## red
// minimax
module minimax(
   opt, move,
   grid, column_counts, player, sw, clk
);
input [83:0] grid;
input [20:0] column_counts;
input player;
input sw;
input clk;
output [6:0] opt;
output move;
reg [83:0] grid_copy;
reg [83:0] grid_copy_2;
reg aimoved;
reg opponentmoved;
reg [6:0] ai;
reg [6:0] opponent;
reg [2:0] index;
reg move_r;
assign move = move_r;
reg initial_score;
reg [6:0] count;  
reg [2:0] column;
reg [6:0] opt_r;
assign opt = opt_r;
wire [8:0] optscore;
reg [8:0] optscore_r;
assign optscore = optscore_r;
wire [8:0] score;
wire [8:0] curscore;
reg [8:0] curscore_r;
assign curscore = curscore_r;
score score_(
   .score (score),
   .grid (grid_copy_2), .ai (ai), .opponent (opponent), .clk (clk)
    );
always @(posedge clk)
begin
  if (player == 0 || !sw)
  begin
    count = 0;
    move_r = 0;
    optscore_r = 0;
    opt_r = 1;
	 curscore_r = 0;
  end
  else if (count == 105)
  begin
    if(curscore >= optscore && aimoved)
    begin
      opt_r = ai;
      optscore_r = curscore_r;
    end
    move_r = 1;
    count = (count + 1) % 128;
  end
  else if (count > 105)
  begin
    move_r = 0;
  end
  else if (count % 15 == 0)
  begin
    if(count == 0)
    begin
      optscore_r = 0;
    end
    else if(curscore >= optscore && aimoved)
    begin
      opt_r = ai;
      optscore_r = curscore_r;
    end
	 initial_score = 1;
    if(column_counts[(count / 15)*3 + 2-:3] < 6)
    begin
	   column = (count / 15) % 8;
      grid_copy = grid;
      grid_copy[13 - (count / 15)*2 + column_counts[(count / 15)*3 + 2-:3] * 14-:2] = 2'b10;
      aimoved = 1;
      ai = (13 - (count / 15)*2 + column_counts[(count / 15)*3 + 2-:3] * 14) % 128;
    end
    else
    begin
      grid_copy = grid;
      aimoved = 0;
      ai = 1;
		column = 0;
    end
    count = (count + 1) % 128;
  end
  else if ((count % 15) % 2 == 1)
  begin
    if(aimoved)
	   begin
      if(column_counts[(((count % 15) - 1)/2)* 3 +2-:3] < 6 && (((count % 15) - 1)/2) != column)
      begin
        grid_copy_2 = grid_copy;
        grid_copy_2[14 - (count % 15) + column_counts[(((count % 15) - 1)/2)* 3 + 2-:3] * 14-:2] = 2'b01;
        opponentmoved = 1;
        opponent = (13 - (count % 15) + column_counts[(((count % 15) - 1)/2)* 3 + 2-:3] * 14)% 128;
      end
	   else if (ai < 70 && (((count % 15) - 1)/2) == column)
	   begin
	     grid_copy_2 = grid_copy;
  ...
Size: ~3,600 cells after synthesis, roughly 220 flip-flops.
Settings: LEC_CHECK=0, CAP_MARGIN=20, CORE_ASPECT_RATIO=0.5, CORE_MARGIN=2, CORE_UTILIZATION=72, CTS_CLUSTER_DIAMETER=398, CTS_CLUSTER_SIZE=98, MAX_ROUTING_LAYER=met4, PLACE_DENSITY=0.36, SETUP_SLACK_MARGIN=2.14, SLEW_MARGIN=20, TNS_END_PERCENT=10; clock period 7.26 ns.
run.sh (not shown) runs the stock make flow with config.mk's settings and CLKGATE_MAP_FILE=.
In the summary table, red is marked failed, with error DPL-0033 raised in detailed placement (3_5_place_dp).
Relative to red, the following input files were edited for blue:
Settings: CORE_ASPECT_RATIO removed (was 0.5); MAX_ROUTING_LAYER removed (was met4); SETUP_SLACK_MARGIN changed from 2.14 to 1.19; PLACE_DENSITY removed (was 0.36).
--- outcome ---
blue terminated abnormally: clock tree synthesis (4_1_cts) reported DPL-0038.
Tool error DPL-0033 stopped red during detailed placement (3_5_place_dp); no final results.
Core utilization before placement delta for blue relative to red: 0.44 points lower
Between red and blue, the flow reports area of the placeable core increasing slightly.
Synthesized cell count: red vs blue identical
Per the comparison of blue with red, count of different cell masters after synthesis level, floorplan die width moved down.
Count of flip-flops with a built-in enable after synthesis came out exactly the same in red and blue.
Between red and blue, the difference in number of top-level pins is negligible.
Die size: red vs blue, no meaningful difference
The inputs of green differ from those of blue as listed below.
Settings: removing TNS_END_PERCENT (formerly 10); removing SETUP_SLACK_MARGIN (formerly 1.19); removing CTS_CLUSTER_SIZE (formerly 98); removing CTS_CLUSTER_DIAMETER (formerly 398); changing CORE_UTILIZATION from 72 to 40; changing the clock period (ns, I/O delays scaled along) from 7.26 to 10.7.
Findings:
Die area | green > blue. Diff green..blue | synthesized cell count | unchanged. green: no failed stages, no open violations at the end. Flow for blue halted at clock tree synthesis (4_1_cts), error code DPL-0038. Between green and blue, the fraction of the core area occupied by cells at floorplan is higher for blue. In terms of synthesized-area fraction occupied by xor and xnor cells, green and blue differ only marginally. [green vs blue] die boundary width: higher in green. As far as synthesized cell area goes, blue and green are indistinguishable; the numbers are identical. As far as fraction of the mapped netlist area in simple logic gates goes, blue and green are indistinguishable; the numbers are identical. NOTE: site row count in green exceeds that of blue. green vs. blue: fraction of the mapped netlist area in compound gates roughly the same; placed standard-cell area fell by about 9%.

* * *

minimax again, from the RTL that the note above started with.
clock: 8.07 ns
lec_check: 0
cap_margin: 20
core_margin: 2
core_utilization: 59
cts_cluster_diameter: 373
cts_cluster_size: 97
place_density: 0.38
setup_slack_margin: 2.38
slew_margin: 20
tns_end_percent: 35
The first run ended with an error in global routing (5_1_grt).
==> next run, changes <==
CORE_UTILIZATION = 40   (was 59)
CTS_CLUSTER_DIAMETER = unset   (was 373)
CTS_CLUSTER_SIZE = unset   (was 97)
PLACE_DENSITY = unset   (was 0.38)
SETUP_SLACK_MARGIN = unset   (was 2.38)
TNS_END_PERCENT = unset   (was 35)
clock period = 14.1 ns   (was 8.07 ns; I/O delays follow)
What happened: This time the run finished with timing, DRC and antenna clean; die area grows by 47%; area after synthesis stays the same; synthesized cell count is unchanged.
==> next run, changes <==
CORE_UTILIZATION = 59   (was 40)
SETUP_SLACK_MARGIN = 2.53   (was unset)
clock period = 8.62 ns   (was 14.1 ns; I/O delays follow)
What happened:
- Now the flow stopped in global routing (5_1_grt) on GRT-0232
- die area decreases by 32%
- synthesized cell count stays the same
- area after synthesis does not change
==> next run, changes <==
CORE_UTILIZATION = 40   (was 59)
SETUP_SLACK_MARGIN = -0.47   (was 2.53)
clock period = 10.7 ns   (was 8.62 ns; I/O delays follow)
=> The changed run ran to the end with violations: setup timing; die size rose by well over a third; area after synthesis stays the same; synthesized cell count is unchanged.
==> next run, changes <==
CORE_UTILIZATION = 19   (was 40)
SETUP_SLACK_MARGIN = unset   (was -0.47)
clock period = 17.2 ns   (was 10.7 ns; I/O delays follow)
This time the run passed the timing, DRC and antenna checks.
Clock-buffer cell count rose by 6.
Flip-flop count stays the same.
Clock skew rose by 0.017 ns.
Total power fell by about 46%.
First-iteration DRC count rose by about 4%.
Cell area fell by 9.8%.
Wire length hardly moves.
Register-to-register slack gets better by 2.2 ns.
Fmax fell by about 30%.
Worst hold slack stays flat.
Worst setup slack gets better by 2.2 ns.

* * *

JK:
Starting RTL as in the previous note.
clock: 9.95 ns
lec_check: 0
cap_margin: 20
cell_pad_in_sites_global_placement: 1
core_margin: 2
core_utilization: 65
gpl_routability_driven: 0
min_routing_layer: met2
setup_slack_margin: -0.04
slew_margin: 30
Seen in the log of JK: GPL-0301 during 3_1_place_gp_skip_io, after which the run never completed.
The inputs of MS differ from those of JK as listed below.
# JK
export LEC_CHECK = 0
export CAP_MARGIN = 20
export CELL_PAD_IN_SITES_GLOBAL_PLACEMENT = 1
export CORE_MARGIN = 2
export CORE_UTILIZATION = 65
export GPL_ROUTABILITY_DRIVEN = 0
export MIN_ROUTING_LAYER = met2
export SETUP_SLACK_MARGIN = -0.04
export SLEW_MARGIN = 30
create_clock -name core_clock -period 9.95 [get_ports {clk}]
# MS
export LEC_CHECK = 0
export CAP_MARGIN = 20
export CORE_MARGIN = 2
export CORE_UTILIZATION = 65
export SLEW_MARGIN = 20
create_clock -name core_clock -period 10.7 [get_ports {clk}]
[summary]
Total core area: MS vs JK identical
Summary of MS over JK: Yosys chip area level, area of the mapped netlist roughly the same.
~same basic-gate share of the synthesized area counting and, or, nand and nor cells in JK and MS
Looking at JK and MS, the height of the chip is a wash.
Re overall chip area: no difference whatsoever between JK and MS.
Diff MS..JK | synthesized cell count | negligible
The flow did not stop early for MS: all stages ran, and the layout cleared the timing, DRC and antenna checks.
Comparing JK against MS, there is no change at all in post-synthesis sequential area ratio.
Diff JK -> MS: fraction of the mapped netlist area in compound gates barely changed; xor and xnor area share after synthesis closely matched the old numbers.
What AL does differently from MS at the input level:
# MS
export LEC_CHECK = 0
export CAP_MARGIN = 20
export CORE_MARGIN = 2
export CORE_UTILIZATION = 65
export SLEW_MARGIN = 20
create_clock -name core_clock -period 10.7 [get_ports {clk}]
# AL
export LEC_CHECK = 0
export CAP_MARGIN = 20
export CORE_MARGIN = 2
export CORE_UTILIZATION = 56
export SLEW_MARGIN = 20
create_clock -name core_clock -period 6.0 [get_ports {clk}]
Results
- AL terminated abnormally: 5_1_grt reported GRT-0232.
- ~same count of cell types in the netlist in AL and MS
- Taking MS as the reference, in AL core utilization before placement went down, number of buffers inserted by hold repair at cts neither gained nor lost much.
Input-level comparison between TR and AL:
# AL
export LEC_CHECK = 0
export CAP_MARGIN = 20
export CORE_MARGIN = 2
export CORE_UTILIZATION = 56
export SLEW_MARGIN = 20
create_clock -name core_clock -period 6.0 [get_ports {clk}]
# TR
export LEC_CHECK = 0
export CAP_MARGIN = 20
export CORE_MARGIN = 2
export CORE_UTILIZATION = 51
export CTS_CLUSTER_SIZE = 62
export SLEW_MARGIN = 20
create_clock -name core_clock -period 8.56 [get_ports {clk}]
--- outcome ---
What the final checks of TR revealed, after a flow that finished every stage, was a layout that fails on negative setup slack.
TR: total setup buffers inserted after CTS is 12 lower than what AL reported.
Final HPWL from detailed placement | TR below AL
As far as synthesized net count goes, TR and AL are indistinguishable; the numbers are identical.
Comparing TR against AL, there is no change at all in area fraction in compound gates.
Overall die height: TR higher than AL
Simple-gate area share of the yosys netlist essentially unchanged between AL and TR.
Placer congestion estimate, TR and AL, lower one = TR.

* * *

## job 687
Starting RTL as in the previous note.
clock: 8.08 ns
lec_check: 0
abc_area: 0
cap_margin: 20
cell_pad_in_sites_detail_placement: 2
core_aspect_ratio: 1.25
core_margin: 3
core_utilization: 49
cts_cluster_diameter: 295
hold_slack_margin: -0.03
min_routing_layer: met2
place_density_lb_addon: 0.13
slew_margin: 40
tns_end_percent: 95
Status(job 687) = ERROR, stage = detailed placement
What job 5855 does differently from job 687 at the input level:
Settings: changing ABC_AREA from 0 to 1; changing CELL_PAD_IN_SITES_DETAIL_PLACEMENT from 2 to 0; removing TNS_END_PERCENT (formerly 95).
## What came out
For job 5855, the flow was terminated by a tool error in global routing and produced no final design.
Against job 687, yosys synthesis chip area in job 5855 fell by a few percent.
Job 687 → job 5855: fraction of the yosys area taken by sequential cells shows an increase of 0.95 points; core area dropped 2400 um^2; net count after synthesis has increased; synthesized cell count picked up an extra 1,049.
Number of cell instances after yosys synthesis, job 5855 and job 687: higher on job 5855
The following lists how job 7803 was set up differently from job 5855:
Settings: clearing MIN_ROUTING_LAYER, which used to be met2; clearing PLACE_DENSITY_LB_ADDON, which used to be 0.13; clearing CELL_PAD_IN_SITES_DETAIL_PLACEMENT, which used to be 0; swapping 49 for 58 in CORE_UTILIZATION; clearing HOLD_SLACK_MARGIN, which used to be -0.03; clearing CTS_CLUSTER_DIAMETER, which used to be 295; clearing ABC_AREA, which used to be 1; clearing CORE_ASPECT_RATIO, which used to be 1.25; swapping 3 for 2 in CORE_MARGIN; putting SETUP_SLACK_MARGIN at -0.59 where nothing was set; swapping 40 for 20 in SLEW_MARGIN; swapping 8.08 for 10.6 in the clock period (ns, I/O delays scaled along).
[summary]
Job 7803 -> stages 100% | layout checks FAIL | negative setup slack. Global placement routability congestion was higher in job 5855 than in job 7803. Die area went down by more than 10% going from job 5855 to job 7803. Changes observed in job 7803 relative to job 5855: total cell area reported by yosys after synthesis rose about 4.5%, count of distinct cell types in the synthesized netlist went up 41, synthesized area went up by 1300 um^2, synthesized netlist cell count saw a decrease.
## Diff of input files: job 7380 against job 7803
Settings: TNS_END_PERCENT: unset -> 5; CTS_CLUSTER_DIAMETER: unset -> 238; the clock period (ns, I/O delays scaled along): 10.6 -> 8.23.
--- outcome ---
[flow] job 7380 | stages: complete | final checks: fail | reason: negative setup slack. Completing all stages was not enough for job 7803: its layout failed the final checks because of negative setup slack. The cell with the biggest individual delay on the critical path comes out mux4_2 in one run and fa_1 in the other, namely in job 7380 and job 7803 respectively. Looking at minimum clock period, job 7380 sits 0.25 ns below job 7803. Job 7380 gives more fraction of met1 tracks used by global routing than job 7803 did. Reported for job 7380 and job 7803, chip area in the Yosys report turned out identical to the last digit.

* * *

== north ==
Starting RTL as in the previous note.
Settings: LEC_CHECK=0, ABC_AREA=1, CAP_MARGIN=20, CORE_MARGIN=2, CORE_UTILIZATION=59, CTS_CLUSTER_DIAMETER=293, CTS_CLUSTER_SIZE=97, PLACE_DENSITY=0.38, SLEW_MARGIN=20, TNS_END_PERCENT=35; clock period 5.96 ns.
No final results exist for north, since it was stopped by error GRT-0232 during global routing (5_1_grt).
Input changes introduced in south (baseline for comparison: north):
# north
export LEC_CHECK = 0
export ABC_AREA = 1
export CAP_MARGIN = 20
export CORE_MARGIN = 2
export CORE_UTILIZATION = 59
export CTS_CLUSTER_DIAMETER = 293
export CTS_CLUSTER_SIZE = 97
export PLACE_DENSITY = 0.38
export SLEW_MARGIN = 20
export TNS_END_PERCENT = 35
create_clock -name core_clock -period 5.96 [get_ports {clk}]
# south
export LEC_CHECK = 0
export CAP_MARGIN = 20
export CORE_MARGIN = 2
export CORE_UTILIZATION = 58
export CTS_CLUSTER_SIZE = 62
export SLEW_MARGIN = 20
create_clock -name core_clock -period 8.56 [get_ports {clk}]
### Flow results
- Stage in which a tool error killed south: global routing (5_1_grt).
- Per the comparison of south with north, gate count after technology mapping went down about 23%, die size increased by about 6% relative to the old numbers, adder and majority gate portion of the synthesized area fell 0.31 points.
- From south to north, post-synth tally of flip-flops with integrated enable did not move at all.
### south -> east
# south
export LEC_CHECK = 0
export CAP_MARGIN = 20
export CORE_MARGIN = 2
export CORE_UTILIZATION = 58
export CTS_CLUSTER_SIZE = 62
export SLEW_MARGIN = 20
create_clock -name core_clock -period 8.56 [get_ports {clk}]
# east
export LEC_CHECK = 0
export CAP_MARGIN = 20
export CORE_MARGIN = 2
export CORE_UTILIZATION = 65
export SLEW_MARGIN = 20
export TNS_END_PERCENT = 5
create_clock -name core_clock -period 7.53 [get_ports {clk}]
### Flow results
Placement-stage cell area is higher on south
Taking south as the reference, in east cell row count down 4.9%; overall chip area saw a decrease; vertical die size has decreased.
The log for east ends in global routing (5_1_grt) with error GRT-0116, so the run never completed.
Changes observed in east relative to south: cell count after placement down 36, routability congestion estimate rose by 0.11.
Here is what was changed in the inputs of west compared with east.
# east
export LEC_CHECK = 0
export CAP_MARGIN = 20
export CORE_MARGIN = 2
export CORE_UTILIZATION = 65
export SLEW_MARGIN = 20
export TNS_END_PERCENT = 5
create_clock -name core_clock -period 7.53 [get_ports {clk}]
# west
export LEC_CHECK = 0
export CAP_MARGIN = 20
export CORE_MARGIN = 2
export CORE_UTILIZATION = 65
export CTS_CLUSTER_DIAMETER = 238
export MAX_ROUTING_LAYER = met4
export SETUP_SLACK_MARGIN = -0.59
export SLEW_MARGIN = 20
export TNS_END_PERCENT = 5
create_clock -name core_clock -period 10.4 [get_ports {clk}]
Notes after the runs:
Completing all stages was not enough for west: its layout failed the final checks because of setup timing.
Changes observed in west relative to east: number of port buffers level; horizontal die size level; post-place instance area moved down.
From east to west the numbers moved as follows: post-cts gate resize count down 180, number of buffers on the longest clock path flat, HPWL reported at the end of detailed placement down about 11%, worst slack at placement up 2790 ps.
Relative to east, the final weighted congestion in routability-driven placement measured on west has decreased slightly.
west: number of cells after detailed placement lower than east
west against east: synthesized cell count now sits at about the same level; number of rows created at floorplan now sits at about the same level.
> inputs changed (west -> middle)
# west
export LEC_CHECK = 0
export CAP_MARGIN = 20
export CORE_MARGIN = 2
export CORE_UTILIZATION = 65
export CTS_CLUSTER_DIAMETER = 238
export MAX_ROUTING_LAYER = met4
export SETUP_SLACK_MARGIN = -0.59
export SLEW_MARGIN = 20
export TNS_END_PERCENT = 5
create_clock -name core_clock -period 10.4 [get_ports {clk}]
# middle
export LEC_CHECK = 0
export ABC_AREA = 0
export CAP_MARGIN = 20
export CELL_PAD_IN_SITES_DETAIL_PLACEMENT = 0
export CELL_PAD_IN_SITES_GLOBAL_PLACEMENT = 0
export CORE_ASPECT_RATIO = 1.13
export CORE_MARGIN = 2
export CORE_UTILIZATION = 65
export CTS_CLUSTER_DIAMETER = 136
export GPL_TIMING_DRIVEN = 1
export HOLD_SLACK_MARGIN = -0.09
export MAX_ROUTING_LAYER = met4
export SLEW_MARGIN = 25
export TNS_END_PERCENT = 5
create_clock -name core_clock -period 10.4 [get_ports {clk}]
Results
- Final checks on middle, whose flow otherwise completed, came back failing, citing setup timing.
- Fmax of middle exceeds that of west by a few percent.
- middle ended with less met2 usage than west.
- Proportion of power drawn by flip-flops and latches ended up 0.5 points lower on middle than on west.
- Maximum fanout count along the critical path, west and middle, higher one = middle.
- Note that the total of clock buffers placed in the layout recorded for west amounts to 1.16 times the value seen in middle.
- HPWL after detailed placement on middle is ahead of west.
- Looking at west and middle, the die size is a wash.
- Switching portion of total power in middle is 0.25 points above west.
- Per the comparison of middle with west, area fraction in and, or, nand and nor cells after synthesis held; core utilization before placement held; critical path required time went up 50 ps.
Power figures rest on the tool's default switching activity, not on a simulated workload.
